run A:
==> flow/design.v (excerpt) <==
module signalProcess(clk, rst, SCK, MOSI, MISO, SSEL);
input clk;
input rst;
input SCK, SSEL, MOSI;
output MISO;
wire [7:0] dataByte;
wire [7:0] sendByte;
reg [7:0] compressedX [63:0];
reg [6:0] inputCounter;
wire byte_received;
reg signalReceived;
wire byteSent;
integer i;
integer j;
assign sendByte = compressedX[j[5:0]];
signalReceive srA(.clk(clk), .rst(rst), .SCK(SCK), .MOSI(MOSI), .byteReceived(byte_received), .dataByte(dataByte), .SSEL(SSEL));
always @(posedge clk)
begin 
  if(rst)
  begin
    i <= 0;
    inputCounter <= 7'b0000000;
  end
  else if(~signalReceived)
  begin
    if(byte_received)
    begin
      i <= i+1;
      inputCounter <= inputCounter + 7'b0000001; 
    end
  end
end
always @(posedge clk)
begin 
  if(~rst && ~signalReceived && byte_received && i >= 0 && i < 64)
    compressedX[i[5:0]] <= dataByte;
end
always @(posedge clk)
begin
  if(rst)
    signalReceived <= 1'b0;
  else
    signalReceived <= (inputCounter == 7'b1000000);
end
sending sB(.clk(clk), .rst(rst), .SCK(SCK), .MISO(MISO), .SSEL(SSEL), .data(sendByte), .signalReceived(signalReceived), .byteSent(byteSent));
always @(posedge clk)
begin
  if(rst)
    j <= -1;
  else if(signalReceived)
  begin
    if(byteSent)
    begin
      j <= j+1;
    end 
  end
end
endmodule
make LEC_CHECK=0 ABC_AREA=0 CAP_MARGIN=30 CORE_MARGIN=3 CORE_UTILIZATION=16 GPL_ROUTABILITY_DRIVEN=0 HOLD_SLACK_MARGIN=0.18 SETUP_SLACK_MARGIN=0.17 SLEW_MARGIN=20 TNS_END_PERCENT=100 finish   # period 3.1 ns
run.sh (not shown) runs the stock make flow with config.mk's settings and CLKGATE_MAP_FILE=.
Run A completed end to end with timing, DRC and antenna clean.
Input changes introduced in run B (baseline for comparison: run A):
- CAP_MARGIN: 30 -> 20
- ABC_AREA: 0 -> unset
- CORE_MARGIN: 3 -> 2
- TNS_END_PERCENT: 100 -> unset
- GPL_ROUTABILITY_DRIVEN: 0 -> unset
- HOLD_SLACK_MARGIN: 0.18 -> unset
- SETUP_SLACK_MARGIN: 0.17 -> unset
- CORE_UTILIZATION: 16 -> 22
- the clock period (ns, I/O delays scaled along): 3.1 -> 4.54
==> results <==
- Run A → run B: number of filler instances in the final layout shows a reduction of about 30%; flip-flop count shows no meaningful change; design area shows a reduction of 4.3%.
- Power: run B lower than run A
- [run B] buffer share of cell area fell 1.8 points relative to run A
Relative to run B, the following input files were edited for run C:
- CORE_UTILIZATION now 40, was 22
- the clock period (ns, I/O delays scaled along) now 10.0, was 4.54
--- outcome ---
- In run C the amount of wire on met3 after detailed routing turned out 710 um higher than in run B.
- The required time reported for the critical path endpoint reported for run C is greater than that of run B by 5.16 ns.
- Run C vs. run B: cell area went down by 4.5%.
- As far as share of the yosys chip area belonging to registers is concerned, run C and run B perform about the same.
- Diff run C and run B: number of antenna violations at the first check in global routing lower in run C
Edits applied to the flow inputs when going from run C to run D:
- swapping 40 for 72 in CORE_UTILIZATION
- putting SETUP_SLACK_MARGIN at 0.71 where nothing was set
- putting PLACE_DENSITY_LB_ADDON at 0.0 where nothing was set
- swapping 10.0 for 2.52 in the clock period (ns, I/O delays scaled along)
### Flow results
The final report for run D shows a completed flow and a layout that fails verification, specifically negative setup slack.
Run D packs its core tighter than run C.
The lower via count of run D and run C is in run C.
Post-synthesis to final-layout area growth on run D is up relative to run C.
Of run D and run C, the lower part of the total power dissipated in sequential elements belongs to run D.
Higher power among run D and run C: run D
Global-route usage: run D vs run C up 23 points
The arrival time at the worst endpoint reported for run D is smaller than that of run C by 1.53 ns.
On register-to-register slack: between run D and run C, it ends up lower for run D.
Taking run C as the reference, in run D cell area now larger; area of the chip dropped 26000 um2; total number of tap cells went down.

* * *

## main
Starting RTL as in the previous note.
Design signalProcess, start of the top module:
module signalProcess(clk, rst, SCK, MOSI, MISO, SSEL);
input clk;
input rst;
input SCK, SSEL, MOSI;
output MISO;
wire [7:0] dataByte;
wire [7:0] sendByte;
reg [7:0] compressedX [63:0];
reg [6:0] inputCounter;
wire byte_received;
reg signalReceived;
wire byteSent;
integer i;
integer j;
assign sendByte = compressedX[j[5:0]];
signalReceive srA(.clk(clk), .rst(rst), .SCK(SCK), .MOSI(MOSI), .byteReceived(byte_received), .dataByte(dataByte), .SSEL(SSEL));
always @(posedge clk)
begin 
  if(rst)
  begin
    i <= 0;
    inputCounter <= 7'b0000000;
  end
  else if(~signalReceived)
  begin
    if(byte_received)
    begin
      i <= i+1;
      inputCounter <= inputCounter + 7'b0000001; 
    end
  end
end
always @(posedge clk)
begin 
  if(~rst && ~signalReceived && byte_received && i >= 0 && i < 64)
    compressedX[i[5:0]] <= dataByte;
end
always @(posedge clk)
begin
  if(rst)
    signalReceived <= 1'b0;
  else
    signalReceived <= (inputCounter == 7'b1000000);
end
sending sB(.clk(clk), .rst(rst), .SCK(SCK), .MISO(MISO), .SSEL(SSEL), .data(sendByte), .signalReceived(signalReceived), .byteSent(byteSent));
always @(posedge clk)
begin
  if(rst)
    j <= -1;
  else if(signalReceived)
  begin
    if(byteSent)
    begin
      j <= j+1;
    end 
  end
end
endmodule
Settings: LEC_CHECK=0, CAP_MARGIN=25, CELL_PAD_IN_SITES_GLOBAL_PLACEMENT=0, CORE_MARGIN=2, CORE_UTILIZATION=72, CTS_CLUSTER_DIAMETER=89, CTS_CLUSTER_SIZE=17, GPL_ROUTABILITY_DRIVEN=1, GPL_TIMING_DRIVEN=1, MIN_ROUTING_LAYER=met1, PLACE_DENSITY=0.37, SETUP_SLACK_MARGIN=0.39, SLEW_MARGIN=40, TNS_END_PERCENT=60; clock period 2.52 ns.
### main -> the feature branch
- TNS_END_PERCENT: 60 -> unset
- SLEW_MARGIN: 40 -> 20
- the clock period (ns, I/O delays scaled along): 2.52 -> 2.55
[summary]
The feature branch ends up with lower normalized max-slew margin than main does. Power density of the placed cells on the feature branch is down relative to main. The feature branch -> main: final clock period utilization by the worst path flat. [the feature branch vs main] relative contribution of the clock network to total power: lower in the feature branch.
No activity file was given, so power comes from the tool's default toggle rates.
